--- flow/run.sh ---
#!/bin/bash
# the make line also repeats each setting of config.mk as NAME=value (left out here)
make -C /OpenROAD-flow-scripts/flow DESIGN_CONFIG=/design/flow/config.mk WORK_HOME=/design/flow/orfs CLKGATE_MAP_FILE= finish
--- flow/config.mk ---
export PLATFORM = sky130hd
export DESIGN_NAME = JAM
export DESIGN_NICKNAME = JAM
export VERILOG_FILES = /design/flow/design.v
export SDC_FILE = /design/flow/constraint.sdc
export NUM_CORES = 4
export LEC_CHECK = 0
export CAP_MARGIN = 20
export CORE_MARGIN = 2
export CORE_UTILIZATION = 66
export SLEW_MARGIN = 20
--- flow/constraint.sdc ---
create_clock -name core_clock -period 2.66 [get_ports {CLK}]
set_input_delay 0.5320 -clock core_clock [delete_from_list [all_inputs] [get_ports {CLK}]]
set_output_delay 0.5320 -clock core_clock [all_outputs]
set_load 0.01 [all_outputs]
--- flow/design.v ---
module JAM (
input CLK,
input RST,
output reg [2:0] W,
output reg [2:0] J,
input [6:0] Cost,
output reg [3:0] MatchCount,
output reg [9:0] MinCost,
output reg Valid );
reg [5:0]state;
reg [2:0]num[0:7];
reg [4:0]ix;
reg [9:0]tempCost;
reg [4:0]changePoint;
reg [4:0]n;
reg [4:0]max_min_pos;
reg [4:0]max_min_value;
always @(posedge CLK or posedge RST) 
begin
    if(RST)
    begin
		  W <= 0;
		  J <= 0;
		  Valid <= 0;
		  num[0] <= 0;
		  num[1] <= 1;
		  num[2] <= 2;
		  num[3] <= 3;
		  num[4] <= 4;
		  num[5] <= 5;
		  num[6] <= 6;
		  num[7] <= 7;
		  state <= 0;
		  ix <= 1;
		  tempCost <= 0;
		  MatchCount <= 0;
		  MinCost <= 1023;
		  changePoint <= 0;
		  n <= 10;
		  max_min_pos <= 0;
		  max_min_value <= 10;
    end
    else 
    begin
		case(state)
			5'd0:
			begin
				if(ix > 8)
				begin
					if(tempCost < MinCost)
					begin
						MatchCount <= 1;
						MinCost <= tempCost;
					end
					else if(tempCost == MinCost)
					begin
						MatchCount <= MatchCount + 1;
					end
					ix <= 1;
					tempCost <= 0;
					state <= 1;
				end
				else if(ix == 8)
				begin
					tempCost <= tempCost + Cost;
					ix <= ix + 1;
				end
				else
				begin
					tempCost <= tempCost + Cost;
					W <= ix;
					J <= num[ix];
					ix <= ix + 1;
				end
			end
			5'd1:
			begin
				if(num[7] > num[6])
				begin
					num[6] <= num[7];
					num[7] <= num[6];
					state <= 0;
					W <= 0;
					J <= num[0];
				end
				else if(num[6] > num[5])
				begin
					 if(num[7] > num[5] && num[7] < num[6])
					 begin
						num[7] <= num[6];
						num[5] <= num[7];
						num[6] <= num[5];
						state <= 0;
						W <= 0;
						J <= num[0];
					 end
					 else
					 begin
						num[5] <= num[6];
						num[6] <= num[7];
						num[7] <= num[5];
						state <= 0;
						W <= 0;
						J <= num[0];
					 end
				end
				else if(num[5] > num[4])
				begin
						if(num[6] < num[4] && ((num[7] < num[4]) || num[5] < num[7]) )
						begin
							num[4] <= num[5];
							num[5] <= num[7];
							num[7] <= num[4];
						end
						else if(num[6] > num[4] && num[5] > num[6] && num[7] < num[4])
						begin
							num[4] <= num[6];
							num[5] <= num[7];
							num[6] <= num[4];
							num[7] <= num[5];
						end
						else if(num[7] > num[4] && num[7] < num[6] && num[7] < num[5])
						begin
							num[4] <= num[7];
							num[5] <= num[4];
							num[7] <= num[5];
						end
						state <= 0;
						W <= 0;
						J <= num[0];
				end
				else if(num[4] > num[3])
				begin
					changePoint <= 3;
					state <= 2;
					n <= 4;
				end
				else if(num[3] > num[2])
				begin
					changePoint <= 2;
					state <= 2;
					n <= 3;
				end
				else if(num[2] > num[1])
				begin
					changePoint <= 1;
					state <= 2;
					n <= 2;
				end
				else if(num[1] > num[0])
				begin
					changePoint <= 0;
					state <= 2;
					n <= 1;
				end
				else
					state <= 4;
			end
			5'd2:
			begin
				if(n >= 8)
				begin
					num[changePoint] <= num[max_min_pos];
					num[max_min_pos] <= num[changePoint];
					state <= 3;
					max_min_value <= 10;
				end
				else
				begin
					if(num[n] > num[changePoint] && num[n] < max_min_value)
					begin
						max_min_pos <= n;
						max_min_value <= num[n];
					end
					n <= n + 1;
				end
			end
			5'd3:
			begin
				if(changePoint == 4)
				begin
					num[5] <= num[7];
					num[7] <= num[5];
				end
				else if(changePoint == 3)
				begin
					num[4] <= num[7];
					num[5] <= num[6];
					num[6] <= num[5];
					num[7] <= num[4];
				end
				else if(changePoint == 2)
				begin
					num[3] <= num[7];
					num[4] <= num[6];
					num[6] <= num[4];
					num[7] <= num[3];
				end
				else if(changePoint == 1)
				begin
					num[2] <= num[7];
					num[3] <= num[6];
					num[4] <= num[5];
					num[5] <= num[4];
					num[6] <= num[3];
					num[7] <= num[2];
				end
				else if(changePoint == 0)
				begin
					num[1] <= num[7];
					num[2] <= num[6];
					num[3] <= num[5];
					num[5] <= num[3];
					num[6] <= num[2];
					num[7] <= num[1];
				end
					state <= 0;
					W <= 0;
					J <= num[0];
			end
			5'd4:
			begin
				Valid <= 1;
			end
		endcase
    end
end
endmodule
==> results.py, run 1 <==
# Auto-generated metrics
metrics = {
    "outcome": {
        "status": "did not finish",
        "haltStage": "global routing (5_1_grt)",
        "tool.error": "[ERROR GRT-0232] Routing congestion too high. Check the congestion heatmap in the GUI.",
    },
    "logic_synthesis": {
        "synth.top_cells.by_count": "nand2_1, o21ai_0, ha_1, inv_1, nor2_1",
        "xor_area_frac": 0.0101,
        "async_reset_ff_frac": 1.00,
        "synthCells": 839,
        "syn_area_um2": 6940,
        "synthDistinctLibCells": 77,
        "ys_sh_adder": 0.125,
        "yosys_cells": 839,
        "yosysWarnings": 2,
        "edf_count": 0,
        "synth.comb.largest_family": "AND-OR/OR-AND gates",
        "synthSimpleGateAreaFrac": 0.159,
        "ys_seq_frac": 0.290,
        "yosysMostFrequentCell": "nand2_1",
        "synth-main-ff-cell": "dfrtp_1",
        "ys_ff": 79,
        "yosysChipArea_um2": 6940,
        "synth.top_cell.area_share": 0.184,
        "syn_nets": 917,
        "synth.area.mux_share": 0.0925,
        "avgSynthCellArea_um2": 8.27,
        "topCellsByArea": "dfrtp_1, ha_1, dfstp_2, o21ai_0, mux2i_1",
        "aoi_share": 0.261,
        "synth_top_cell_by_area": "dfrtp_1",
    },
    "clock_network": {
        "cts_buffers": 9,
        "cts.hold.buffers_added": 0,
        "clock-sinks": 79,
        "cts_root_buf": "clkbuf_8",
        "clk_path_buf_depth": 2,
        "cts_max_level": 3,
    },
    "placement": {
        "place_inst": 1082,
        "gp_congestion": 1.05,
        "placed_area_um2": 8240,
        "io_buffers": 29,
        "dp_hpwl_um": 18200,
    },
    "grt": {
        "grt_overflow_total": 40,
        "grtUsageTotal": 0.753,
    },
    "floorplan": {
        "die_area_um2": 11400,
        "die_x_um": 107,
        "die-height_um": 107,
        "rows": 37,
        "initCoreUtil": 0.675,
        "coreArea_um2": 10300,
        "ios": 30,
    },
}
[what timing repair did]
action / CTS
setup buffers: 19
cloned: 0
setup endpoints to repair: 26
resized: 51
pin swaps: 23
[stage by stage]
step                      utilization  worst slack [ns]  setup TNS (ns)  total power, mW
after CTS                       0.863            -0.539           -2.55             2.31
after detailed placement        0.802            -0.620           -5.47             1.31
after global placement          0.802            -0.405           -3.03             1.30
after floorplan                     -            -0.361           -1.89             1.27
[per-layer routing]
layer  GRT overflow  GRT usage
met5              0      0.100
met4             15      0.757
met1              0      0.778
met3              0      0.552
met2             25      0.935
==> inputs of run 2 (changes only) <==
Settings changed: ABC_AREA set to 1, CAP_MARGIN 20 to 25, CELL_PAD_IN_SITES_DETAIL_PLACEMENT set to 0, CELL_PAD_IN_SITES_GLOBAL_PLACEMENT set to 0, CORE_ASPECT_RATIO set to 0.51, CORE_UTILIZATION 66 to 40, CTS_CLUSTER_SIZE set to 49, GPL_ROUTABILITY_DRIVEN set to 0, GPL_TIMING_DRIVEN set to 0, HOLD_SLACK_MARGIN set to 0.13, MIN_ROUTING_LAYER set to met2, PLACE_DENSITY set to 0.55, SLEW_MARGIN 20 to 25.
Clock period 2.66 ns to 8.0 ns, I/O delays scaled along.
==> results.py, run 2 <==
# Auto-generated metrics
metrics = {
    "outcome": {
        "status": "did not finish",
        "haltStage": "global routing (5_1_grt)",
        "tool.error": "[ERROR GRT-0116] Global routing finished with congestion. Check the congestion regions in the DRC Viewer.",
    },
    "logic_synthesis": {
        "ys_ff": 79,
        "synth_top_cell_by_area": "dfrtp_1",
        "yosysMostFrequentCell": "nand2_1",
        "async_reset_ff_frac": 1.00,
        "topCellsByArea": "dfrtp_1, nand2_1, ha_1, dfstp_2, nand3_1",
        "yosysChipArea_um2": 7320,
        "synthSimpleGateAreaFrac": 0.326,
        "synth.comb.largest_family": "simple AND/OR/NAND/NOR gates",
        "synthCells": 1071,
        "yosys_cells": 1071,
        "synth.area.mux_share": 0.00410,
        "ys_sh_adder": 0.119,
        "syn_nets": 1149,
        "xor_area_frac": 0.00479,
        "synthDistinctLibCells": 52,
        "synth.top_cells.by_count": "nand2_1, inv_1, nand3_1, o21ai_0, nor2_1",
        "avgSynthCellArea_um2": 6.83,
        "synth-main-ff-cell": "dfrtp_1",
        "ys_seq_frac": 0.275,
        "aoi_share": 0.181,
        "edf_count": 0,
        "synth.top_cell.area_share": 0.174,
        "syn_area_um2": 7320,
        "yosysWarnings": 2,
    },
    "floorplan": {
        "ios": 30,
        "coreArea_um2": 18000,
        "die-height_um": 101,
        "die_area_um2": 19500,
        "initCoreUtil": 0.407,
        "die_x_um": 193,
        "rows": 35,
    },
    "clock_network": {
        "postCtsSetupRepairBufs": 0,
        "cts_root_buf": "clkbuf_16",
        "clock-sinks": 79,
        "cts-resized-gates": 0,
        "clk_path_buf_depth": 2,
        "cts_max_level": 3,
        "cts.hold.buffers_added": 0,
        "cts_buffers": 9,
    },
    "grt": {
        "grt_overflow_total": 26,
        "grtUsageTotal": 0.541,
    },
    "placement": {
        "io_buffers": 29,
        "dp_hpwl_um": 21400,
        "placed_area_um2": 7940,
        "place_inst": 1341,
    },
}
==> run 2: stage by stage <==
| stage | util | hold slack (ns) | worst slack (ns) |
|---|---|---|---|
| after floorplan | - | 0.433 | 4.42 |
| after global placement | 0.439 | 0.457 | 2.77 |
| after CTS | 0.456 | 0.477 | 4.79 |
| after detailed placement | 0.441 | 0.454 | 4.52 |
==> run 2: metal layers <==
| metal | GRT usage | GRT overflow |
|---|---|---|
| met3 | 0.735 | 20 |
| met4 | 0.214 | 1 |
| met1 | - | - |
| met2 | 0.537 | 0 |
| met5 | 0.521 | 5 |
==> inputs of run 3 (changes only) <==
Settings changed: CAP_MARGIN 25 to 20, CELL_PAD_IN_SITES_DETAIL_PLACEMENT 0 to not set, CELL_PAD_IN_SITES_GLOBAL_PLACEMENT 0 to not set, CORE_ASPECT_RATIO 0.51 to not set, CORE_UTILIZATION 40 to 65, CTS_CLUSTER_SIZE 49 to not set, GPL_TIMING_DRIVEN 0 to not set, HOLD_SLACK_MARGIN 0.13 to not set, MIN_ROUTING_LAYER met2 to not set, PLACE_DENSITY 0.55 to not set, SETUP_SLACK_MARGIN set to -0.16, SLEW_MARGIN 25 to 20, TNS_END_PERCENT set to 75.
Clock period 8.0 ns to 2.28 ns, I/O delays scaled along.
==> results.py, run 3 <==
# Metrics from the implementation run
metrics = {
    "outcome": {
        "status": "finished with violations",
        "so_faults": "negative setup slack",
    },
    "logic_synthesis": {
        "syn_area_um2": 7320,
        "xor_area_frac": 0.00479,
        "avgSynthCellArea_um2": 6.83,
        "synth.comb.largest_family": "simple AND/OR/NAND/NOR gates",
        "synth.top_cells.by_count": "nand2_1, inv_1, nand3_1, o21ai_0, nor2_1",
        "synthCells": 1071,
        "ys_ff": 79,
        "aoi_share": 0.181,
        "syn_nets": 1149,
        "synth-main-ff-cell": "dfrtp_1",
        "synthSimpleGateAreaFrac": 0.326,
        "topCellsByArea": "dfrtp_1, nand2_1, ha_1, dfstp_2, nand3_1",
        "synth_top_cell_by_area": "dfrtp_1",
        "yosysWarnings": 2,
        "edf_count": 0,
        "ys_sh_adder": 0.119,
        "synth.top_cell.area_share": 0.174,
        "yosysMostFrequentCell": "nand2_1",
        "yosysChipArea_um2": 7320,
        "ys_seq_frac": 0.275,
        "yosys_cells": 1071,
        "synth.area.mux_share": 0.00410,
        "async_reset_ff_frac": 1.00,
        "synthDistinctLibCells": 52,
    },
    "sta": {
        "relSlewSlack": 0.657,
        "setup-violations-final": 22,
        "hold_viol": 0,
        "clock_skew_ns": 0.0106,
        "max_freq_mhz": 364,
        "rsz0062_at_grt": "yes",
        "finalClockPeriodUsage": 1.21,
        "fin_crit_ns": 2.75,
        "worstMarginPinSlew_ns": 0.514,
        "setup_slack_ns": -0.469,
        "maxSlewViolCount": 0,
    },
    "power": {
        "pwr-share-clk": 0.518,
        "clk-power_mw": 1.60,
        "power.largest_group": "the clock network",
        "powerComb_mw": 0.0886,
        "p_leak_nw": 4.53,
        "p_seq_mw": 1.40,
        "p_int_mw": 2.40,
        "vdd_drop_max_uv": 390,
        "pwr-share-seq": 0.453,
        "p_switching_mw": 0.699,
        "power_density_nw_per_um2": 339,
        "p_sw_frac": 0.226,
        "p_comb_frac": 0.029,
    },
    "cells_and_area": {
        "nets": 1270,
        "fin_util": 0.836,
        "fillers": 724,
        "syn_to_final_growth_pct": 24.9,
        "layout.cells.non_filler": 1337,
    },
    "clock_network": {
        "insertion_delay_ns": 0.36,
        "path_clk_slew_ns": 0.07,
        "cts_tree": "yes",
        "clock-sinks": 79,
        "cts_root_buf": "clkbuf_16",
        "cts_max_level": 3,
        "cts_buffers": 9,
        "clk_path_buf_depth": 2,
    },
    "grt": {
        "use_met3": 0.112,
        "grt_pass1_vias": 7734,
        "busiest_layer": "met2",
        "use_met1": 0.522,
        "globalRouteMet2Util": 0.641,
        "grt_pass1_wl_um": 38600,
        "antenna_found_initial": 1,
        "grt_overflow_total": 0,
        "grtUsageTotal": 0.422,
        "grt_max_degree": 80,
    },
    "setup_path": {
        "cp-end-kind": "flip-flop",
        "r2r_start": "n[1]",
        "critPathRequiredTime_ns": 2.53,
        "cp_cell_sequence": "ha_2, ha_2, nand2_1, nand3_1, nor2_1, a22oi_2, ha_1, a21oi_2, nor2_1, a21oi_4, buf_4, nand2_4, nand3_2, nand2_1",
        "cp.depth": 14,
        "rr_worst_depth": 14,
        "r2r_end": "max_min_value[0]",
        "endpoint": "max_min_value[0]",
        "start_kind": "flip-flop",
        "cp_num_buf_inv": 1,
        "slowest_stage": "dfstp_2",
        "crit_family": "adder cells",
        "r2r_slack_ns": -0.47,
        "path_class": "flip-flop to flip-flop",
        "crit_start": "n[1]",
        "arrival_ns": 3.00,
        "cp_max_fo": 6,
        "max_stage_delay_ns": 0.56,
    },
    "floorplan": {
        "ios": 30,
        "coreArea_um2": 10900,
        "die-height_um": 110,
        "die_x_um": 110,
        "initCoreUtil": 0.669,
        "rows": 38,
        "die_area_um2": 12100,
    },
    "hold_path": {
        "whs_path_depth": 1,
        "min_from": "MatchCount[3]",
        "hp-class": "flip-flop to flip-flop",
        "hold_end": "MatchCount[3]",
    },
    "drt": {
        "drc": 0,
        "viasPerCell": 6.33,
        "via_count": 8462,
        "dr.pass1.iters": 10,
        "ant_nets": 0,
        "insertedDiodeCount": 0,
        "wl_per_cell_um": 20.1,
        "wl_um": 26900,
        "drtIter0Drc": 1373,
    },
    "run": {
        "cap_viol_max_count": 0,
        "openroad.warnings": 41,
    },
    "placement": {
        "dp_hpwl_um": 17800,
        "place_inst": 1303,
        "io_buffers": 29,
    },
}
run 3: routing by layer:
layer / part of all wire / up-vias
li1: - / 3849
met1: 0.36 / 3753
met2: 0.43 / 646
met3: 0.13 / 214
met4: 0.082 / 0
met5: 0 / -
run 3: cell type report:
type / count / area, um2 / area share
Sequential cell: 79 / 2010 / 0.220
Multi-Input combinational cell: 835 / 4950 / 0.542
Clock buffer: 9 / 225 / 0.0246
Timing Repair Buffer: 138 / 1170 / 0.128
Inverter: 129 / 507 / 0.0554
Tap cell: 140 / 175 / 0.0192
Clock inverter: 7 / 95.1 / 0.0104
run 3: timing repair:
item,CTS,global route
hold buffers,0,0
buffers inserted,9,9
setup endpoints to repair,7,29
gates resized,21,52
pin swaps,11,16
cloned,0,1
run 3: stage by stage:
stage | hold WS, ns | total power, mW | cell area (um2) | setup TNS [ns] | worst slack [ns]
detailed placement | 0.469 | 1.52 | 8350 | -2.63 | -0.335
finish | 0.479 | 3.10 | 9140 | -4.16 | -0.469
global placement | 0.446 | 1.51 | 8350 | -1.30 | -0.197
global route | 0.493 | 3.15 | 9140 | -7.48 | -0.559
CTS | 0.483 | 3.08 | 8800 | -1.67 | -0.168
floorplan | 0.433 | 1.48 | 7320 | -8.54 | -0.153
==> inputs of run 4 (changes only) <==
Settings changed: GPL_ROUTABILITY_DRIVEN 0 to not set, SETUP_SLACK_MARGIN -0.16 to 0.03, TNS_END_PERCENT 75 to not set.
Clock period 2.28 ns to 2.8 ns, I/O delays scaled along.
==> results.py, run 4 <==
# Metrics from the implementation run
metrics = {
    "drt": {
        "viasPerCell": 6.26,
        "insertedDiodeCount": 0,
        "via_count": 7877,
        "wl_per_cell_um": 18.6,
        "drc": 0,
        "wl_um": 23500,
        "drtIter0Drc": 941,
        "dr.pass1.iters": 8,
        "ant_nets": 0,
    },
    "power": {
        "p_sw_frac": 0.225,
        "p_int_mw": 1.82,
        "pwr-share-clk": 0.481,
        "powerComb_mw": 0.0732,
        "p_comb_frac": 0.031,
        "p_seq_mw": 1.14,
        "power.largest_group": "registers",
        "p_switching_mw": 0.526,
        "power_density_nw_per_um2": 287,
        "pwr-share-seq": 0.488,
        "p_total_mw": 2.34,
        "vdd_drop_max_uv": 406,
        "clk-power_mw": 1.13,
        "p_leak_nw": 4.07,
    },
    "clock_network": {
        "cts_max_level": 3,
        "cts_buffers": 9,
        "clock-sinks": 79,
        "clk_path_buf_depth": 2,
        "postCtsSetupRepairBufs": 0,
        "cts_root_buf": "clkbuf_16",
        "insertion_delay_ns": 0.35,
        "path_clk_slew_ns": 0.06,
        "cts_tree": "yes",
    },
    "setup_path": {
        "r2r_start": "num[5][1]",
        "max_stage_delay_ns": 0.60,
        "cp_cell_sequence": "inv_1, ha_1, nand3_1, nand2_1, nand2_2, nand2_2, nand3_1, nor2_1, nor2_2, inv_2, nand2_1, nand2_1",
        "crit_family": "simple AND/OR/NAND/NOR gates",
        "cp_max_fo": 15,
        "arrival_ns": 2.90,
        "rr_worst_depth": 12,
        "path_class": "flip-flop to flip-flop",
        "slowest_stage": "dfrtp_1",
        "endpoint": "num[7][2]",
        "crit_start": "num[5][1]",
        "critPathRequiredTime_ns": 3.09,
        "r2r_slack_ns": 0.18,
        "cp_common_cell": "nand2_1",
        "start_kind": "flip-flop",
        "r2r_end": "num[7][2]",
        "cp_num_buf_inv": 2,
        "cp.depth": 12,
        "cp-end-kind": "flip-flop",
    },
    "sta": {
        "rsz0062_at_grt": "no",
        "hold_viol": 0,
        "fin_crit_ns": 2.62,
        "maxSlewViolCount": 0,
        "worstMarginPinSlew_ns": 0.605,
        "worst_hold_slack_ns": 0.480,
        "finalClockPeriodUsage": 0.935,
        "relSlewSlack": 0.597,
        "max_freq_mhz": 382,
        "tns_ns": 0,
        "clock_skew_ns": 0.0102,
        "setup-violations-final": 0,
        "setup_slack_ns": 0.183,
    },
    "cells_and_area": {
        "fillers": 909,
        "finalInstanceArea_um2": 8160,
        "nets": 1192,
        "syn_to_final_growth_pct": 11.6,
    },
    "logic_synthesis": {
        "ys_ff": 79,
        "async_reset_ff_frac": 1.00,
        "synth-main-ff-cell": "dfrtp_1",
        "yosysChipArea_um2": 7320,
        "synth.top_cells.by_count": "nand2_1, inv_1, nand3_1, o21ai_0, nor2_1",
        "synth.area.mux_share": 0.00410,
        "synthSimpleGateAreaFrac": 0.326,
        "topCellsByArea": "dfrtp_1, nand2_1, ha_1, dfstp_2, nand3_1",
        "synth.top_cell.area_share": 0.174,
        "synth.comb.largest_family": "simple AND/OR/NAND/NOR gates",
        "xor_area_frac": 0.00479,
        "ys_seq_frac": 0.275,
        "avgSynthCellArea_um2": 6.83,
        "aoi_share": 0.181,
        "yosys_cells": 1071,
        "edf_count": 0,
        "yosysMostFrequentCell": "nand2_1",
        "synthDistinctLibCells": 52,
        "synth_top_cell_by_area": "dfrtp_1",
        "synthCells": 1071,
        "ys_sh_adder": 0.119,
        "yosysWarnings": 2,
        "syn_nets": 1149,
        "syn_area_um2": 7320,
    },
    "floorplan": {
        "rows": 38,
        "die-height_um": 110,
        "die_area_um2": 12100,
        "initCoreUtil": 0.669,
        "coreArea_um2": 10900,
        "ios": 30,
        "die_x_um": 110,
    },
    "grt": {
        "grt_pass1_wl_um": 36900,
        "grtUsageTotal": 0.402,
        "grt_max_degree": 35,
        "antenna_found_initial": 0,
        "grt_overflow_total": 0,
        "grt_pass1_vias": 7157,
    },
    "hold_path": {
        "min_from": "max_min_value[3]",
        "hp-class": "flip-flop to flip-flop",
        "hold_end": "max_min_value[3]",
        "whs_path_depth": 2,
    },
    "run": {
        "openroad.warnings": 39,
        "cap_viol_max_count": 0,
    },
    "placement": {
        "dp_hpwl_um": 17500,
        "io_buffers": 29,
        "placed_area_um2": 7870,
        "place_ws_ns": 0.0728,
        "gp_congestion": 1.07,
    },
    "outcome": {
        "status": "finished clean",
    },
}
## run 4: stage by stage
stage,util,instances
final,0.746,1259
after CTS,0.745,1259
after floorplan,-,1071
after global placement,0.720,1243
after detailed placement,0.720,1243
after global routing,0.746,1259
## run 4: repair_timing
item / 4_1_cts / 5_1_grt
hold buffers: 0 / 0
endpoints found under the setup margin: 0 / 7
resized: 0 / 4
## run 4: per-layer routing
metal  GRT usage  wire length (um)  vias up
li1            -                 -     3681
met1       0.516              9230     3572
met2       0.625             10200      514
met3       0.113              2850      110
met4       0.194              1250        0
met5           0                 0        -
## run 4: layout make-up
| type | instances | area, um2 | area share |
|---|---|---|---|
| Multi-Input combinational cell | 834 | 4660 | 0.571 |
| Sequential cell | 79 | 2010 | 0.246 |
| Timing Repair Buffer | 61 | 543 | 0.0665 |
| Inverter | 129 | 498 | 0.0610 |
| Clock buffer | 13 | 260 | 0.0319 |
| Tap cell | 140 | 175 | 0.0215 |
| Clock inverter | 3 | 17.5 | 0.00215 |
==> inputs of run 5 (changes only) <==
Settings changed: CELL_PAD_IN_SITES_GLOBAL_PLACEMENT set to 0, CORE_ASPECT_RATIO set to 1.01, CORE_UTILIZATION 65 to 72, CTS_CLUSTER_DIAMETER set to 201, CTS_CLUSTER_SIZE set to 22, GPL_ROUTABILITY_DRIVEN set to 0, MAX_ROUTING_LAYER set to met4, PLACE_DENSITY set to 0.35, SETUP_SLACK_MARGIN 0.03 to -0.08.
Clock period 2.8 ns to 2.41 ns, I/O delays scaled along.
==> results.py, run 5 <==
# Metrics from the implementation run
metrics = {
    "outcome": {
        "status": "finished with violations",
        "so_faults": "negative setup slack",
    },
    "cells_and_area": {
        "fillers": 536,
        "nets": 1242,
        "finalInstanceArea_um2": 8730,
        "fin_util": 0.893,
        "syn_to_final_growth_pct": 19.3,
        "layout.cells.non_filler": 1302,
    },
    "clock_network": {
        "cts_buffers": 9,
        "path_clk_slew_ns": 0.09,
        "clk_path_buf_depth": 2,
        "cts_root_buf": "clkbuf_8",
        "cts_tree": "yes",
        "insertion_delay_ns": 0.38,
        "cts_max_level": 3,
        "clock-sinks": 79,
        "cts.hold.buffers_added": 0,
    },
    "sta": {
        "rsz0062_at_grt": "yes",
        "finalClockPeriodUsage": 1.16,
        "maxSlewViolCount": 0,
        "relSlewSlack": 0.633,
        "setup-violations-final": 13,
        "tns_ns": -2.70,
        "fin_crit_ns": 2.81,
        "setup_slack_ns": -0.395,
        "worst_hold_slack_ns": 0.483,
        "max_freq_mhz": 356,
        "worstMarginPinSlew_ns": 0.551,
        "hold_viol": 0,
        "clock_skew_ns": 0.0163,
    },
    "grt": {
        "grt_overflow_total": 0,
        "grt_pass1_vias": 7737,
        "grt_max_degree": 80,
        "antenna_found_initial": 0,
        "grtUsageTotal": 0.448,
        "grt_pass1_wl_um": 38100,
    },
    "setup_path": {
        "cp_common_cell": "nand2_1",
        "cp-end-kind": "flip-flop",
        "r2r_end": "max_min_pos[0]",
        "arrival_ns": 3.07,
        "critPathRequiredTime_ns": 2.67,
        "r2r_slack_ns": -0.40,
        "start_kind": "flip-flop",
        "endpoint": "max_min_pos[0]",
        "cp_cell_sequence": "inv_4, ha_1, nand2_1, o22ai_1, nor2_1, a22oi_2, buf_4, ha_4, a21oi_2, nor2_2, a21oi_4, nand3_4, nand2_2, nand2_1",
        "crit_start": "n[0]",
        "cp.depth": 14,
        "rr_worst_depth": 14,
        "cp_num_buf_inv": 2,
        "path_class": "flip-flop to flip-flop",
        "slowest_stage": "dfrtp_2",
        "r2r_start": "n[0]",
        "cp_max_fo": 5,
        "max_stage_delay_ns": 0.50,
        "crit_family": "AND-OR/OR-AND gates",
    },
    "drt": {
        "drtIter0Drc": 1432,
        "insertedDiodeCount": 0,
        "wl_per_cell_um": 20.0,
        "dr.pass1.iters": 14,
        "ant_nets": 0,
        "drc": 0,
        "via_count": 8667,
        "wl_um": 26100,
        "viasPerCell": 6.66,
    },
    "power": {
        "pwr-share-clk": 0.428,
        "p_leak_nw": 4.32,
        "p_comb_frac": 0.033,
        "power_density_nw_per_um2": 282,
        "p_switching_mw": 0.598,
        "pwr-share-seq": 0.539,
        "p_int_mw": 1.86,
        "power.largest_group": "registers",
        "p_sw_frac": 0.243,
        "clk-power_mw": 1.05,
        "p_seq_mw": 1.33,
        "p_total_mw": 2.46,
        "vdd_drop_max_uv": 270,
        "powerComb_mw": 0.0814,
    },
    "hold_path": {
        "min_from": "MatchCount[3]",
        "hold_end": "MatchCount[3]",
        "hp-class": "flip-flop to flip-flop",
        "whs_path_depth": 1,
    },
    "run": {
        "cap_viol_max_count": 0,
        "openroad.warnings": 40,
    },
    "floorplan": {
        "initCoreUtil": 0.749,
        "rows": 36,
        "die_x_um": 104,
        "ios": 30,
        "die_area_um2": 11000,
        "die-height_um": 105,
        "coreArea_um2": 9770,
    },
    "logic_synthesis": {
        "edf_count": 0,
        "yosys_cells": 1071,
        "ys_sh_adder": 0.119,
        "synth.comb.largest_family": "simple AND/OR/NAND/NOR gates",
        "yosysMostFrequentCell": "nand2_1",
        "topCellsByArea": "dfrtp_1, nand2_1, ha_1, dfstp_2, nand3_1",
        "ys_ff": 79,
        "synthCells": 1071,
        "xor_area_frac": 0.00479,
        "avgSynthCellArea_um2": 6.83,
        "synth_top_cell_by_area": "dfrtp_1",
        "synth.top_cells.by_count": "nand2_1, inv_1, nand3_1, o21ai_0, nor2_1",
        "ys_seq_frac": 0.275,
        "syn_area_um2": 7320,
        "yosysWarnings": 2,
        "yosysChipArea_um2": 7320,
        "syn_nets": 1149,
        "synth-main-ff-cell": "dfrtp_1",
        "synthSimpleGateAreaFrac": 0.326,
        "synth.area.mux_share": 0.00410,
        "aoi_share": 0.181,
        "synthDistinctLibCells": 52,
        "async_reset_ff_frac": 1.00,
        "synth.top_cell.area_share": 0.174,
    },
    "placement": {
        "place_ws_ns": -0.228,
        "place_inst": 1265,
        "io_buffers": 29,
        "dp_hpwl_um": 17000,
        "placed_area_um2": 8080,
    },
}
run 5: cell type report:
type / instances / area [um2] / share of cell area
clock inverter: 4 / 47.5 / 0.00545
multi-input combinational: 834 / 4910 / 0.563
timing repair buffer: 111 / 938 / 0.107
sequential: 79 / 2010 / 0.231
clock buffer: 12 / 145 / 0.0166
tap: 133 / 166 / 0.0191
inverter: 129 / 508 / 0.0582
run 5: timing repair:
item / in CTS / in global routing
pin swaps: 6 / 20
resized: 13 / 52
endpoints found under the setup margin: 7 / 19
setup buffers: 6 / 15
run 5: per-layer routing:
layer  track usage  vias to the layer above  share of wire
met4         0.230                        0          0.087
met2         0.674                      780           0.42
met3         0.133                      265           0.14
met5             -                        -              0
met1         0.548                     3845           0.35
li1              -                     3777              -
==> inputs of run 6 (changes only) <==
Settings changed: ABC_AREA 1 to 0, CAP_MARGIN 20 to 10, CELL_PAD_IN_SITES_DETAIL_PLACEMENT set to 0, CORE_ASPECT_RATIO 1.01 to 1.39, CORE_UTILIZATION 72 to 66, CTS_CLUSTER_DIAMETER 201 to not set, CTS_CLUSTER_SIZE 22 to not set, GPL_ROUTABILITY_DRIVEN 0 to 1, PLACE_DENSITY 0.35 to not set, PLACE_DENSITY_LB_ADDON set to 0.13, SETUP_SLACK_MARGIN -0.08 to 1.08, TNS_END_PERCENT set to 15.
Clock period 2.41 ns to 4.76 ns, I/O delays scaled along.
==> results.py, run 6 <==
# Metrics from the implementation run
metrics = {
    "drt": {
        "wl_um": 21900,
        "drtIter0Drc": 656,
        "ant_nets": 0,
        "drc": 0,
        "wl_per_cell_um": 22.3,
        "dr.pass1.iters": 8,
        "viasPerCell": 6.95,
        "insertedDiodeCount": 0,
        "via_count": 6814,
    },
    "setup_path": {
        "cp_num_buf_inv": 1,
        "r2r_start": "n[1]",
        "path_class": "flip-flop to flip-flop",
        "cp.depth": 12,
        "crit_family": "AND-OR/OR-AND gates",
        "start_kind": "flip-flop",
        "r2r_slack_ns": 1.21,
        "r2r_end": "max_min_pos[1]",
        "cp_max_fo": 7,
        "slowest_stage": "dfstp_2",
        "cp_cell_sequence": "inv_1, ha_1, a222oi_1, and3_1, a21oi_2, ha_1, and2_1, a211oi_2, o21ai_1, o31a_2, a2111oi_4, mux2_1",
        "cp-end-kind": "flip-flop",
        "cp_common_cell": "ha_1",
        "arrival_ns": 3.78,
        "rr_worst_depth": 12,
        "endpoint": "max_min_pos[1]",
        "max_stage_delay_ns": 0.59,
        "critPathRequiredTime_ns": 4.99,
        "crit_start": "n[1]",
    },
    "logic_synthesis": {
        "avgSynthCellArea_um2": 8.27,
        "topCellsByArea": "dfrtp_1, ha_1, dfstp_2, o21ai_0, mux2i_1",
        "xor_area_frac": 0.0101,
        "synth.area.mux_share": 0.0925,
        "synth.top_cell.area_share": 0.184,
        "edf_count": 0,
        "syn_nets": 917,
        "yosysMostFrequentCell": "nand2_1",
        "ys_ff": 79,
        "synth.comb.largest_family": "AND-OR/OR-AND gates",
        "yosys_cells": 839,
        "async_reset_ff_frac": 1.00,
        "synthSimpleGateAreaFrac": 0.159,
        "aoi_share": 0.261,
        "yosysWarnings": 2,
        "synth.top_cells.by_count": "nand2_1, o21ai_0, ha_1, inv_1, nor2_1",
        "ys_seq_frac": 0.290,
        "synth_top_cell_by_area": "dfrtp_1",
        "ys_sh_adder": 0.125,
        "synth-main-ff-cell": "dfrtp_1",
        "synthDistinctLibCells": 77,
        "syn_area_um2": 6940,
        "yosysChipArea_um2": 6940,
        "synthCells": 839,
    },
    "sta": {
        "max_freq_mhz": 281,
        "tns_ns": 0,
        "maxSlewViolCount": 0,
        "fin_crit_ns": 3.55,
        "setup-violations-final": 0,
        "worstMarginPinSlew_ns": 0.894,
        "worst_hold_slack_ns": 0.463,
        "finalClockPeriodUsage": 0.746,
        "relSlewSlack": 0.395,
        "hold_viol": 0,
        "rsz0062_at_grt": "no",
        "clock_skew_ns": 0.0114,
    },
    "hold_path": {
        "min_from": "Valid",
        "hold_end": "Valid",
        "whs_path_depth": 1,
        "hp-class": "flip-flop to flip-flop",
    },
    "floorplan": {
        "die_x_um": 91.0,
        "rows": 44,
        "die-height_um": 125,
        "ios": 30,
        "initCoreUtil": 0.671,
        "coreArea_um2": 10300,
        "die_area_um2": 11400,
    },
    "clock_network": {
        "path_clk_slew_ns": 0.06,
        "cts_buffers": 9,
        "cts.hold.buffers_added": 0,
        "insertion_delay_ns": 0.35,
        "clk_path_buf_depth": 2,
        "cts_max_level": 3,
        "clock-sinks": 79,
        "cts_root_buf": "clkbuf_16",
        "cts_tree": "yes",
    },
    "placement": {
        "dp_hpwl_um": 15800,
        "gp_congestion": 1.04,
        "io_buffers": 29,
    },
    "power": {
        "pwr-share-seq": 0.464,
        "power_density_nw_per_um2": 190,
        "p_switching_mw": 0.322,
        "clk-power_mw": 0.736,
        "p_comb_frac": 0.029,
        "vdd_drop_max_uv": 232,
        "p_leak_nw": 3.08,
        "power.largest_group": "the clock network",
        "p_seq_mw": 0.673,
        "powerComb_mw": 0.0418,
        "p_int_mw": 1.13,
        "p_total_mw": 1.45,
        "pwr-share-clk": 0.508,
        "p_sw_frac": 0.222,
    },
    "cells_and_area": {
        "nets": 916,
        "syn_to_final_growth_pct": 9.75,
    },
    "grt": {
        "grt_max_degree": 55,
        "grt_pass1_vias": 6757,
        "grtUsageTotal": 0.403,
        "grt_pass1_wl_um": 35000,
        "antenna_found_initial": 0,
        "grt_overflow_total": 0,
    },
    "run": {
        "cap_viol_max_count": 0,
        "openroad.warnings": 37,
    },
    "outcome": {
        "status": "finished clean",
    },
}
## run 6: final cells by class
cell class / count / area, um2
repair buffers: 37 / 350
well taps: 138 / 173
inverters: 61 / 230
flip-flops and latches: 79 / 2010
clock buffers: 11 / 253
clock inverters: 5 / 65.1
fillers: 846 / 2730
multi-input cells: 650 / 4530
## run 6: metrics by stage
| step | area [um2] | instances | util | setup WS (ns) |
|---|---|---|---|---|
| global placement | 7250 | 964 | 0.701 | 1.08 |
| CTS | 7570 | 980 | 0.732 | 1.11 |
| detailed placement | 7250 | 964 | 0.701 | 0.955 |
| finish | 7620 | 981 | 0.736 | 1.21 |
| global route | 7620 | 981 | 0.736 | 1.09 |
| floorplan | 6940 | 839 | - | 1.49 |
## run 6: layer usage
| layer | global-route usage | routed length (um) |
|---|---|---|
| met1 | 0.452 | 8050 |
| met2 | 0.645 | 10500 |
| met3 | 0.0665 | 1680 |
| met4 | 0.291 | 1640 |
| met5 | - | 0 |
## run 6: what timing repair did
| item | in CTS | in global routing |
|---|---|---|
| setup endpoints to repair | 3 | 6 |
| gates cloned | 0 | 0 |
| pin swaps | 0 | 2 |
| setup buffers | 0 | 1 |
| resized | 1 | 8 |
==> inputs of run 7 (changes only) <==
Settings changed: ABC_AREA 0 to 1, CAP_MARGIN 10 to 20, CELL_PAD_IN_SITES_DETAIL_PLACEMENT 0 to not set, CELL_PAD_IN_SITES_GLOBAL_PLACEMENT 0 to not set, CORE_ASPECT_RATIO 1.39 to 1.33, CORE_UTILIZATION 66 to 72, CTS_CLUSTER_DIAMETER set to 345, CTS_CLUSTER_SIZE set to 95, GPL_ROUTABILITY_DRIVEN 1 to not set, MAX_ROUTING_LAYER met4 to not set, PLACE_DENSITY set to 0.42, PLACE_DENSITY_LB_ADDON 0.13 to not set, SETUP_SLACK_MARGIN 1.08 to not set, TNS_END_PERCENT 15 to 20.
Clock period 4.76 ns to 2.3 ns, I/O delays scaled along.
==> results.py, run 7 <==
# Auto-generated metrics
metrics = {
    "floorplan": {
        "die_x_um": 91.4,
        "die_area_um2": 11000,
        "ios": 30,
        "coreArea_um2": 9930,
        "initCoreUtil": 0.737,
        "rows": 42,
        "die-height_um": 120,
    },
    "outcome": {
        "status": "did not finish",
        "tool.error": "[ERROR GRT-0232] Routing congestion too high. Check the congestion heatmap in the GUI.",
        "haltStage": "global routing (5_1_grt)",
    },
    "logic_synthesis": {
        "synth.area.mux_share": 0.00410,
        "synthDistinctLibCells": 52,
        "ys_ff": 79,
        "synth_top_cell_by_area": "dfrtp_1",
        "ys_sh_adder": 0.119,
        "yosysMostFrequentCell": "nand2_1",
        "xor_area_frac": 0.00479,
        "yosys_cells": 1071,
        "synth-main-ff-cell": "dfrtp_1",
        "synthCells": 1071,
        "synth.comb.largest_family": "simple AND/OR/NAND/NOR gates",
        "yosysWarnings": 2,
        "async_reset_ff_frac": 1.00,
        "synth.top_cells.by_count": "nand2_1, inv_1, nand3_1, o21ai_0, nor2_1",
        "synth.top_cell.area_share": 0.174,
        "aoi_share": 0.181,
        "topCellsByArea": "dfrtp_1, nand2_1, ha_1, dfstp_2, nand3_1",
        "synthSimpleGateAreaFrac": 0.326,
        "ys_seq_frac": 0.275,
        "yosysChipArea_um2": 7320,
        "syn_area_um2": 7320,
        "syn_nets": 1149,
        "avgSynthCellArea_um2": 6.83,
        "edf_count": 0,
    },
    "clock_network": {
        "cts_max_level": 3,
        "clk_path_buf_depth": 2,
        "cts_root_buf": "clkbuf_16",
        "clock-sinks": 79,
        "cts.hold.buffers_added": 0,
        "cts_buffers": 9,
    },
    "placement": {
        "dp_hpwl_um": 20500,
        "gp_congestion": 1.15,
        "io_buffers": 29,
        "place_ws_ns": -0.301,
        "placed_area_um2": 8320,
        "place_inst": 1293,
    },
    "grt": {
        "grtUsageTotal": 0.674,
        "grt_overflow_total": 67,
    },
}
-- run 7: what timing repair did --
action	in CTS
setup endpoints to repair	26
setup buffers	8
pin swaps	22
gates resized	45
-- run 7: routing by layer --
metal | overflow | GRT usage
met3 | 4 | 0.391
met2 | 40 | 0.934
met1 | 0 | 0.664
met4 | 23 | 0.722
met5 | 0 | 0
-- run 7: stage by stage --
stage	utilization	setup TNS, ns
2_1_floorplan	-	-0.597
3_3_place_gp	0.838	-0.923
3_5_place_dp	0.838	-2.19
4_1_cts	0.891	-1.90
==> inputs of run 8 (changes only) <==
Settings changed: CORE_ASPECT_RATIO 1.33 to not set, CORE_UTILIZATION 72 to 68, CTS_CLUSTER_DIAMETER 345 to not set, CTS_CLUSTER_SIZE 95 to not set, HOLD_SLACK_MARGIN set to 0.3, PLACE_DENSITY 0.42 to not set, TNS_END_PERCENT 20 to not set.
Clock period 2.3 ns to 2.15 ns, I/O delays scaled along.
==> results.py, run 8 <==
# Auto-generated metrics
metrics = {
    "logic_synthesis": {
        "synth-main-ff-cell": "dfrtp_1",
        "synthCells": 1071,
        "async_reset_ff_frac": 1.00,
        "synthSimpleGateAreaFrac": 0.326,
        "synth.top_cells.by_count": "nand2_1, inv_1, nand3_1, o21ai_0, nor2_1",
        "synth.area.mux_share": 0.00410,
        "edf_count": 0,
        "ys_sh_adder": 0.119,
        "synthDistinctLibCells": 52,
        "syn_area_um2": 7320,
        "topCellsByArea": "dfrtp_1, nand2_1, ha_1, dfstp_2, nand3_1",
        "yosysWarnings": 2,
        "synth.top_cell.area_share": 0.174,
        "yosysChipArea_um2": 7320,
        "aoi_share": 0.181,
        "ys_ff": 79,
        "synth_top_cell_by_area": "dfrtp_1",
        "avgSynthCellArea_um2": 6.83,
        "synth.comb.largest_family": "simple AND/OR/NAND/NOR gates",
        "yosys_cells": 1071,
        "syn_nets": 1149,
        "xor_area_frac": 0.00479,
        "yosysMostFrequentCell": "nand2_1",
        "ys_seq_frac": 0.275,
    },
    "outcome": {
        "tool.error": "[ERROR GRT-0232] Routing congestion too high. Check the congestion heatmap in the GUI.",
        "status": "did not finish",
        "haltStage": "global routing (5_1_grt)",
    },
    "placement": {
        "placed_area_um2": 8600,
        "io_buffers": 29,
        "dp_hpwl_um": 19800,
        "place_inst": 1325,
        "gp_congestion": 1.10,
    },
    "clock_network": {
        "clk_path_buf_depth": 2,
        "clock-sinks": 79,
        "cts_buffers": 9,
        "cts_root_buf": "clkbuf_8",
        "cts.hold.buffers_added": 0,
        "cts_max_level": 3,
    },
    "floorplan": {
        "ios": 30,
        "coreArea_um2": 10400,
        "initCoreUtil": 0.706,
        "die_area_um2": 11600,
        "die_x_um": 108,
        "die-height_um": 108,
        "rows": 37,
    },
    "grt": {
        "grtUsageTotal": 0.806,
        "grt_overflow_total": 101,
    },
}
[run 8: metal layers]
metal | overflow | GRT usage
met1 | 2 | 0.789
met2 | 46 | 0.956
met5 | 0 | 0.248
met4 | 52 | 0.864
met3 | 1 | 0.662
[run 8: what timing repair did]
| item | in CTS |
|---|---|
| endpoints found under the setup margin | 34 |
| cloned | 2 |
| gates resized | 103 |
| setup buffers | 13 |
| pin swaps | 65 |
[run 8: metrics by stage]
step / setup slack, ns / total power, mW / setup TNS [ns] / hold WS, ns
floorplan: -0.114 / 1.57 / -0.697 / 0.433
global placement: -0.178 / 1.61 / -2.35 / 0.452
detailed placement: -0.350 / 1.61 / -4.62 / 0.471
CTS: -0.297 / 2.75 / -4.85 / 0.483
==> inputs of run 9 (changes only) <==
Settings changed: CORE_UTILIZATION 68 to 72, CTS_CLUSTER_SIZE set to 88, PLACE_DENSITY set to 0.78, SETUP_SLACK_MARGIN set to 0.03.
Clock period 2.15 ns to 2.68 ns, I/O delays scaled along.
==> results.py, run 9 <==
# Metrics from the implementation run
metrics = {
    "outcome": {
        "status": "finished with violations",
        "so_faults": "negative setup slack",
    },
    "logic_synthesis": {
        "synth.top_cells.by_count": "nand2_1, inv_1, nand3_1, o21ai_0, nor2_1",
        "synth.comb.largest_family": "simple AND/OR/NAND/NOR gates",
        "yosysChipArea_um2": 7320,
        "ys_seq_frac": 0.275,
        "synthDistinctLibCells": 52,
        "synthSimpleGateAreaFrac": 0.326,
        "yosysMostFrequentCell": "nand2_1",
        "aoi_share": 0.181,
        "synth_top_cell_by_area": "dfrtp_1",
        "yosysWarnings": 2,
        "yosys_cells": 1071,
        "xor_area_frac": 0.00479,
        "synthCells": 1071,
        "synth.top_cell.area_share": 0.174,
        "avgSynthCellArea_um2": 6.83,
        "ys_sh_adder": 0.119,
        "ys_ff": 79,
        "synth.area.mux_share": 0.00410,
        "topCellsByArea": "dfrtp_1, nand2_1, ha_1, dfstp_2, nand3_1",
        "syn_nets": 1149,
        "async_reset_ff_frac": 1.00,
        "synth-main-ff-cell": "dfrtp_1",
        "edf_count": 0,
        "syn_area_um2": 7320,
    },
    "sta": {
        "fin_crit_ns": 2.71,
        "relSlewSlack": 0.634,
        "worstMarginPinSlew_ns": 0.549,
        "hold_viol": 0,
        "setup-violations-final": 3,
        "finalClockPeriodUsage": 1.01,
        "tns_ns": -0.0495,
        "maxSlewViolCount": 0,
        "clock_skew_ns": 0.0141,
        "setup_slack_ns": -0.0286,
        "max_freq_mhz": 369,
    },
    "floorplan": {
        "rows": 36,
        "die_x_um": 105,
        "ios": 30,
        "die_area_um2": 11000,
        "die-height_um": 105,
        "initCoreUtil": 0.745,
        "coreArea_um2": 9820,
    },
    "setup_path": {
        "cp_cell_sequence": "buf_6, ha_4, nand2_2, o22ai_1, nor2_1, a22oi_2, ha_4, a21oi_1, o21bai_2, nand2_1, inv_1, nor2_4, buf_4, nand3_1, nand3_1",
        "crit_start": "n[1]",
        "cp.depth": 15,
        "endpoint": "max_min_value[1]",
        "max_stage_delay_ns": 0.57,
        "r2r_start": "n[1]",
        "cp-end-kind": "flip-flop",
        "r2r_slack_ns": -0.03,
        "cp_num_buf_inv": 3,
        "crit_family": "AND-OR/OR-AND gates",
        "path_class": "flip-flop to flip-flop",
        "critPathRequiredTime_ns": 2.96,
        "rr_worst_depth": 15,
        "cp_max_fo": 4,
        "slowest_stage": "dfstp_2",
        "arrival_ns": 2.99,
        "start_kind": "flip-flop",
        "r2r_end": "max_min_value[1]",
    },
    "clock_network": {
        "cts.hold.buffers_added": 0,
        "path_clk_slew_ns": 0.10,
        "clk_path_buf_depth": 2,
        "clock-sinks": 79,
        "cts_buffers": 9,
        "cts_root_buf": "clkbuf_8",
        "insertion_delay_ns": 0.37,
        "cts_max_level": 3,
        "cts_tree": "yes",
    },
    "drt": {
        "drtIter0Drc": 1419,
        "dr.pass1.iters": 10,
        "wl_um": 27200,
        "via_count": 8544,
        "wl_per_cell_um": 21.4,
        "ant_nets": 0,
        "viasPerCell": 6.73,
        "insertedDiodeCount": 0,
        "drc": 0,
    },
    "cells_and_area": {
        "nets": 1209,
        "layout.cells.non_filler": 1269,
        "logic_area_um2": 4750,
        "finalInstanceArea_um2": 8310,
        "fillers": 601,
        "flop_area_um2": 2010,
        "syn_to_final_growth_pct": 13.6,
    },
    "grt": {
        "antenna_found_initial": 1,
        "grt_pass1_vias": 8143,
        "grtUsageTotal": 0.485,
        "grt_overflow_total": 0,
        "grt_pass1_wl_um": 41600,
        "grt_max_degree": 36,
    },
    "placement": {
        "gp_congestion": 1.10,
        "io_buffers": 29,
        "place_inst": 1247,
        "dp_hpwl_um": 18800,
        "placed_area_um2": 7960,
        "place_ws_ns": 0.0728,
    },
    "power": {
        "vdd_drop_max_uv": 407,
        "power_density_nw_per_um2": 261,
        "powerComb_mw": 0.0821,
        "power.largest_group": "registers",
        "p_int_mw": 1.60,
        "p_leak_nw": 4.15,
        "pwr-share-clk": 0.411,
        "p_comb_frac": 0.038,
        "pwr-share-seq": 0.551,
        "p_sw_frac": 0.263,
        "p_seq_mw": 1.19,
        "clk-power_mw": 0.889,
        "p_switching_mw": 0.569,
    },
    "run": {
        "cap_viol_max_count": 0,
        "openroad.warnings": 39,
    },
    "hold_path": {
        "hp-class": "input port to asynchronous set/reset pin",
    },
}
-- run 9: final cells by class --
cell class | count | area share
clock buffer | 10 | 0.0166
multi-input combinational | 834 | 0.571
tap | 133 | 0.0200
clock inverter | 6 | 0.00617
sequential | 79 | 0.242
timing repair buffer | 78 | 0.0836
inverter | 129 | 0.0599
-- run 9: layer usage --
metal	routed length (um)	vias to the layer above	global-route usage	part of all wire
met3	3530	275	0.115	0.13
met2	12100	754	0.784	0.45
met5	0	-	0	0
li1	-	3719	-	-
met4	2700	0	0.392	0.099
met1	8840	3796	0.544	0.33
-- run 9: what timing repair did --
item,CTS,global route
gates resized,0,30
buffers inserted,0,6
setup endpoints to repair,0,7
-- run 9: per-stage QoR --
step	hold slack (ns)	power [mW]	util
finish	0.511	2.16	0.846
global route	0.534	2.20	0.846
CTS	0.499	2.15	0.830
detailed placement	0.472	1.29	0.810
global placement	0.455	1.29	0.810
floorplan	0.433	1.26	-
==> inputs of run 10 (changes only) <==
Settings changed: CORE_UTILIZATION 72 to 65, CTS_CLUSTER_SIZE 88 to 100, GPL_ROUTABILITY_DRIVEN set to 0, HOLD_SLACK_MARGIN 0.3 to 0.28, PLACE_DENSITY 0.78 to not set, SETUP_SLACK_MARGIN 0.03 to 0.59.
Clock period 2.68 ns to 2.42 ns, I/O delays scaled along.
==> results.py, run 10 <==
# Auto-generated metrics
metrics = {
    "outcome": {
        "status": "did not finish",
        "haltStage": "global routing (5_1_grt)",
        "tool.error": "[ERROR DPL-0038] Utilization greater than 100%, impossible to legalize",
    },
    "logic_synthesis": {
        "synth.comb.largest_family": "simple AND/OR/NAND/NOR gates",
        "synth_top_cell_by_area": "dfrtp_1",
        "synth-main-ff-cell": "dfrtp_1",
        "xor_area_frac": 0.00479,
        "synth.area.mux_share": 0.00410,
        "async_reset_ff_frac": 1.00,
        "synthDistinctLibCells": 52,
        "ys_ff": 79,
        "synthSimpleGateAreaFrac": 0.326,
        "yosysMostFrequentCell": "nand2_1",
        "yosys_cells": 1071,
        "syn_nets": 1149,
        "synth.top_cells.by_count": "nand2_1, inv_1, nand3_1, o21ai_0, nor2_1",
        "edf_count": 0,
        "avgSynthCellArea_um2": 6.83,
        "yosysWarnings": 2,
        "ys_seq_frac": 0.275,
        "syn_area_um2": 7320,
        "synthCells": 1071,
        "aoi_share": 0.181,
        "yosysChipArea_um2": 7320,
        "synth.top_cell.area_share": 0.174,
        "topCellsByArea": "dfrtp_1, nand2_1, ha_1, dfstp_2, nand3_1",
        "ys_sh_adder": 0.119,
    },
    "floorplan": {
        "ios": 30,
        "die_area_um2": 12100,
        "coreArea_um2": 10900,
        "rows": 38,
        "die_x_um": 110,
        "die-height_um": 110,
        "initCoreUtil": 0.669,
    },
    "clock_network": {
        "cts_buffers": 9,
        "cts_max_level": 3,
        "cts_root_buf": "clkbuf_16",
        "cts.hold.buffers_added": 0,
        "clk_path_buf_depth": 2,
        "clock-sinks": 79,
    },
    "placement": {
        "dp_hpwl_um": 17800,
        "io_buffers": 29,
        "placed_area_um2": 8280,
    },
}
==> run 10: stage by stage <==
step                      std cells   util  worst slack [ns]
after detailed placement       1262  0.757           -0.0375
after CTS                      1337  0.885           -0.0425
after floorplan                1071      -             0.156
after global placement         1262  0.757            0.0730
==> run 10: repair_timing <==
action                                  4_1_cts
gates cloned                                  4
gates resized                               162
pin swaps                                    66
buffers inserted                             55
endpoints found under the setup margin       77
==> inputs of run 11 (changes only) <==
Settings changed: ABC_AREA 1 to not set, CAP_MARGIN 20 to 25, CELL_PAD_IN_SITES_DETAIL_PLACEMENT set to 2, CELL_PAD_IN_SITES_GLOBAL_PLACEMENT set to 1, CORE_ASPECT_RATIO set to 1.03, CORE_MARGIN 2 to 7, CORE_UTILIZATION 65 to 64, CTS_CLUSTER_DIAMETER set to 313, CTS_CLUSTER_SIZE 100 to 37, GPL_TIMING_DRIVEN set to 1, HOLD_SLACK_MARGIN 0.28 to not set, MIN_ROUTING_LAYER set to met1, PLACE_DENSITY_LB_ADDON set to 0.04, SETUP_SLACK_MARGIN 0.59 to 0.2, SLEW_MARGIN 20 to 0.
Clock period 2.42 ns to 3.87 ns, I/O delays scaled along.
==> results.py, run 11 <==
# Auto-generated metrics
metrics = {
    "outcome": {
        "status": "did not finish",
        "haltStage": "global placement (3_3_place_gp)",
        "tool.error": "[ERROR FLW-0024] Place density exceeds 1.0 (current PLACE_DENSITY_LB_ADDON =  0.04). Please check if the value of  PLACE_DENSITY_LB_ADDON is between 0 and 0.99.",
    },
    "logic_synthesis": {
        "synth_top_cell_by_area": "dfrtp_1",
        "synthCells": 839,
        "ys_seq_frac": 0.290,
        "syn_area_um2": 6940,
        "synthSimpleGateAreaFrac": 0.159,
        "synth-main-ff-cell": "dfrtp_1",
        "ys_sh_adder": 0.125,
        "yosysChipArea_um2": 6940,
        "yosysMostFrequentCell": "nand2_1",
        "synth.top_cell.area_share": 0.184,
        "synth.area.mux_share": 0.0925,
        "topCellsByArea": "dfrtp_1, ha_1, dfstp_2, o21ai_0, mux2i_1",
        "aoi_share": 0.261,
        "syn_nets": 917,
        "avgSynthCellArea_um2": 8.27,
        "yosys_cells": 839,
        "yosysWarnings": 2,
        "edf_count": 0,
        "async_reset_ff_frac": 1.00,
        "synthDistinctLibCells": 77,
        "synth.comb.largest_family": "AND-OR/OR-AND gates",
        "synth.top_cells.by_count": "nand2_1, o21ai_0, ha_1, inv_1, nor2_1",
        "ys_ff": 79,
        "xor_area_frac": 0.0101,
    },
    "floorplan": {
        "die_x_um": 117,
        "rows": 38,
        "coreArea_um2": 10600,
        "ios": 30,
        "die-height_um": 120,
        "initCoreUtil": 0.658,
        "die_area_um2": 14000,
    },
}
==> inputs of run 12 (changes only) <==
Settings changed: CAP_MARGIN 25 to 5, CELL_PAD_IN_SITES_DETAIL_PLACEMENT 2 to not set, CELL_PAD_IN_SITES_GLOBAL_PLACEMENT 1 to not set, CORE_ASPECT_RATIO 1.03 to not set, CORE_MARGIN 7 to 2, CORE_UTILIZATION 64 to 72, CTS_CLUSTER_DIAMETER 313 to not set, CTS_CLUSTER_SIZE 37 to not set, GPL_ROUTABILITY_DRIVEN 0 to not set, GPL_TIMING_DRIVEN 1 to not set, MIN_ROUTING_LAYER met1 to not set, PLACE_DENSITY_LB_ADDON 0.04 to not set, SETUP_SLACK_MARGIN 0.2 to not set, SLEW_MARGIN 0 to 20.
Clock period 3.87 ns to 5.04 ns, I/O delays scaled along.
==> results.py, run 12 <==
# Metrics from the implementation run
metrics = {
    "outcome": {
        "status": "finished clean",
    },
    "grt": {
        "grt_max_degree": 42,
        "grt_overflow_total": 0,
        "grtUsageTotal": 0.434,
        "grt_pass1_vias": 6867,
        "grt_pass1_wl_um": 34700,
        "antenna_found_initial": 2,
    },
    "setup_path": {
        "r2r_end": "max_min_pos[1]",
        "arrival_ns": 4.15,
        "slowest_stage": "ha_1",
        "path_class": "flip-flop to flip-flop",
        "crit_family": "AND-OR/OR-AND gates",
        "max_stage_delay_ns": 0.80,
        "rr_worst_depth": 11,
        "endpoint": "max_min_pos[1]",
        "cp_max_fo": 27,
        "cp_common_cell": "ha_1",
        "crit_start": "changePoint[0]",
        "r2r_start": "changePoint[0]",
        "critPathRequiredTime_ns": 5.30,
        "r2r_slack_ns": 1.15,
        "cp-end-kind": "flip-flop",
        "cp_num_buf_inv": 1,
        "cp_cell_sequence": "inv_1, ha_1, a222oi_1, mux2_2, ha_1, and2_1, a211oi_2, o21ai_1, o31a_2, a2111oi_4, mux2_1",
        "start_kind": "flip-flop",
        "cp.depth": 11,
    },
    "floorplan": {
        "ios": 30,
        "coreArea_um2": 9280,
        "initCoreUtil": 0.748,
        "die-height_um": 102,
        "die_x_um": 102,
        "die_area_um2": 10400,
        "rows": 35,
    },
    "hold_path": {
        "whs_path_depth": 1,
        "hp-class": "flip-flop to flip-flop",
        "hold_end": "Valid",
        "min_from": "state[1]",
    },
    "logic_synthesis": {
        "ys_ff": 79,
        "ys_seq_frac": 0.290,
        "async_reset_ff_frac": 1.00,
        "synth.comb.largest_family": "AND-OR/OR-AND gates",
        "edf_count": 0,
        "yosysChipArea_um2": 6940,
        "synth_top_cell_by_area": "dfrtp_1",
        "topCellsByArea": "dfrtp_1, ha_1, dfstp_2, o21ai_0, mux2i_1",
        "synthCells": 839,
        "avgSynthCellArea_um2": 8.27,
        "xor_area_frac": 0.0101,
        "synthSimpleGateAreaFrac": 0.159,
        "synth-main-ff-cell": "dfrtp_1",
        "aoi_share": 0.261,
        "synth.top_cell.area_share": 0.184,
        "yosysWarnings": 2,
        "yosys_cells": 839,
        "syn_area_um2": 6940,
        "synth.area.mux_share": 0.0925,
        "synth.top_cells.by_count": "nand2_1, o21ai_0, ha_1, inv_1, nor2_1",
        "yosysMostFrequentCell": "nand2_1",
        "syn_nets": 917,
        "synthDistinctLibCells": 77,
        "ys_sh_adder": 0.125,
    },
    "clock_network": {
        "cts_tree": "yes",
        "cts_buffers": 9,
        "clock-sinks": 79,
        "cts_max_level": 3,
        "path_clk_slew_ns": 0.09,
        "postCtsSetupRepairBufs": 0,
        "cts_root_buf": "clkbuf_8",
        "cts-resized-gates": 0,
        "cts.hold.buffers_added": 0,
        "clk_path_buf_depth": 2,
        "insertion_delay_ns": 0.37,
    },
    "drt": {
        "wl_met1_um": 7960,
        "wl_um": 22200,
        "drtIter0Drc": 801,
        "wl_met3_um": 2650,
        "dr_wl_met2_um": 10100,
        "via_count": 6983,
        "dr.pass1.iters": 8,
        "drc": 0,
        "viasPerCell": 7.21,
        "top_layer": "met4",
        "wl_per_cell_um": 22.9,
        "ant_nets": 0,
    },
    "sta": {
        "setup-violations-final": 0,
        "fin_crit_ns": 3.89,
        "tns_ns": 0,
        "relSlewSlack": 0.283,
        "hold_viol": 0,
        "rsz0062_at_grt": "no",
        "finalClockPeriodUsage": 0.772,
        "clock_skew_ns": 0.0134,
        "maxSlewViolCount": 0,
        "worstMarginPinSlew_ns": 1.07,
        "max_freq_mhz": 257,
    },
    "cells_and_area": {
        "nets": 911,
        "fin_util": 0.802,
        "syn_to_final_growth_pct": 7.21,
    },
    "power": {
        "p_comb_frac": 0.033,
        "pwr-share-seq": 0.522,
        "p_seq_mw": 0.635,
        "vdd_drop_max_uv": 179,
        "pwr-share-clk": 0.445,
        "clk-power_mw": 0.541,
        "powerComb_mw": 0.0403,
        "power.largest_group": "registers",
        "power_density_nw_per_um2": 163,
        "p_int_mw": 0.930,
        "p_leak_nw": 3.00,
        "p_switching_mw": 0.285,
        "p_sw_frac": 0.235,
    },
    "run": {
        "cap_viol_max_count": 0,
        "openroad.warnings": 39,
    },
    "placement": {
        "dp_hpwl_um": 15600,
        "gp_congestion": 1.02,
        "io_buffers": 29,
    },
}
run 12: routing by layer:
layer,track usage,up-vias
met2,0.692,561
li1,-,3065
met5,0,-
met1,0.529,3203
met3,0.107,154
met4,0.273,0
run 12: through the flow:
step                worst slack, ns  std cells  instance area (um2)  total power, mW  hold slack, ns
global placement               1.41        951                 7210            0.684           0.451
CTS                            1.20        967                 7430             1.21           0.474
finish                         1.15        968                 7440             1.22           0.472
detailed placement             1.23        951                 7210            0.686           0.451
global route                  0.883        967                 7440             1.25           0.489
floorplan                      1.77        839                 6940            0.671           0.433
run 12: area by class of cell:
cell class | instances | area, um2
inverter | 61 | 230
timing repair buffer | 32 | 313
tap | 129 | 161
sequential | 79 | 2010
clock inverter | 5 | 83.8
clock buffer | 11 | 131
antenna | 1 | 2.50
multi-input combinational | 650 | 4510
fill | 606 | 1840
==> inputs of run 13 (changes only) <==
Settings changed: ABC_AREA set to 1, CAP_MARGIN 5 to 20, CORE_UTILIZATION 72 to 68, GPL_ROUTABILITY_DRIVEN set to 0.
Clock period 5.04 ns to 2.2 ns, I/O delays scaled along.
==> results.py, run 13 <==
# Auto-generated metrics
metrics = {
    "outcome": {
        "status": "did not finish",
        "haltStage": "global routing (5_1_grt)",
        "tool.error": "[ERROR GRT-0232] Routing congestion too high. Check the congestion heatmap in the GUI.",
    },
    "floorplan": {
        "die-height_um": 108,
        "coreArea_um2": 10400,
        "initCoreUtil": 0.706,
        "ios": 30,
        "die_x_um": 108,
        "rows": 37,
        "die_area_um2": 11600,
    },
    "logic_synthesis": {
        "synthSimpleGateAreaFrac": 0.326,
        "topCellsByArea": "dfrtp_1, nand2_1, ha_1, dfstp_2, nand3_1",
        "yosysWarnings": 2,
        "synth.top_cell.area_share": 0.174,
        "synth_top_cell_by_area": "dfrtp_1",
        "synthDistinctLibCells": 52,
        "avgSynthCellArea_um2": 6.83,
        "aoi_share": 0.181,
        "yosysChipArea_um2": 7320,
        "synth.area.mux_share": 0.00410,
        "synthCells": 1071,
        "yosysMostFrequentCell": "nand2_1",
        "xor_area_frac": 0.00479,
        "synth-main-ff-cell": "dfrtp_1",
        "ys_ff": 79,
        "synth.comb.largest_family": "simple AND/OR/NAND/NOR gates",
        "yosys_cells": 1071,
        "synth.top_cells.by_count": "nand2_1, inv_1, nand3_1, o21ai_0, nor2_1",
        "edf_count": 0,
        "syn_area_um2": 7320,
        "ys_sh_adder": 0.119,
        "async_reset_ff_frac": 1.00,
        "syn_nets": 1149,
        "ys_seq_frac": 0.275,
    },
    "placement": {
        "io_buffers": 29,
        "placed_area_um2": 8590,
        "dp_hpwl_um": 18900,
        "place_ws_ns": -0.313,
    },
    "clock_network": {
        "clk_path_buf_depth": 2,
        "cts_max_level": 3,
        "clock-sinks": 79,
        "cts_root_buf": "clkbuf_8",
        "cts_buffers": 9,
    },
    "grt": {
        "grtUsageTotal": 0.763,
        "grt_overflow_total": 42,
    },
}
run 13: timing repair:
action                                  in CTS
gates resized                               82
gates cloned                                 2
hold buffers                                 0
setup buffers                               19
pin swaps                                   39
endpoints found under the setup margin      28
run 13: layer usage:
metal  GRT usage  overflow
met1       0.774         1
met2       0.922        18
met3       0.610         0
met4       0.764        23
met5       0.129         0
run 13: through the flow:
| stage | hold slack (ns) | cells | utilization |
|---|---|---|---|
| after floorplan | 0.433 | 1071 | - |
| after global placement | 0.452 | 1317 | 0.828 |
| after detailed placement | 0.456 | 1317 | 0.828 |
| after CTS | 0.471 | 1353 | 0.893 |
Power is estimated from default activity; no workload was simulated.
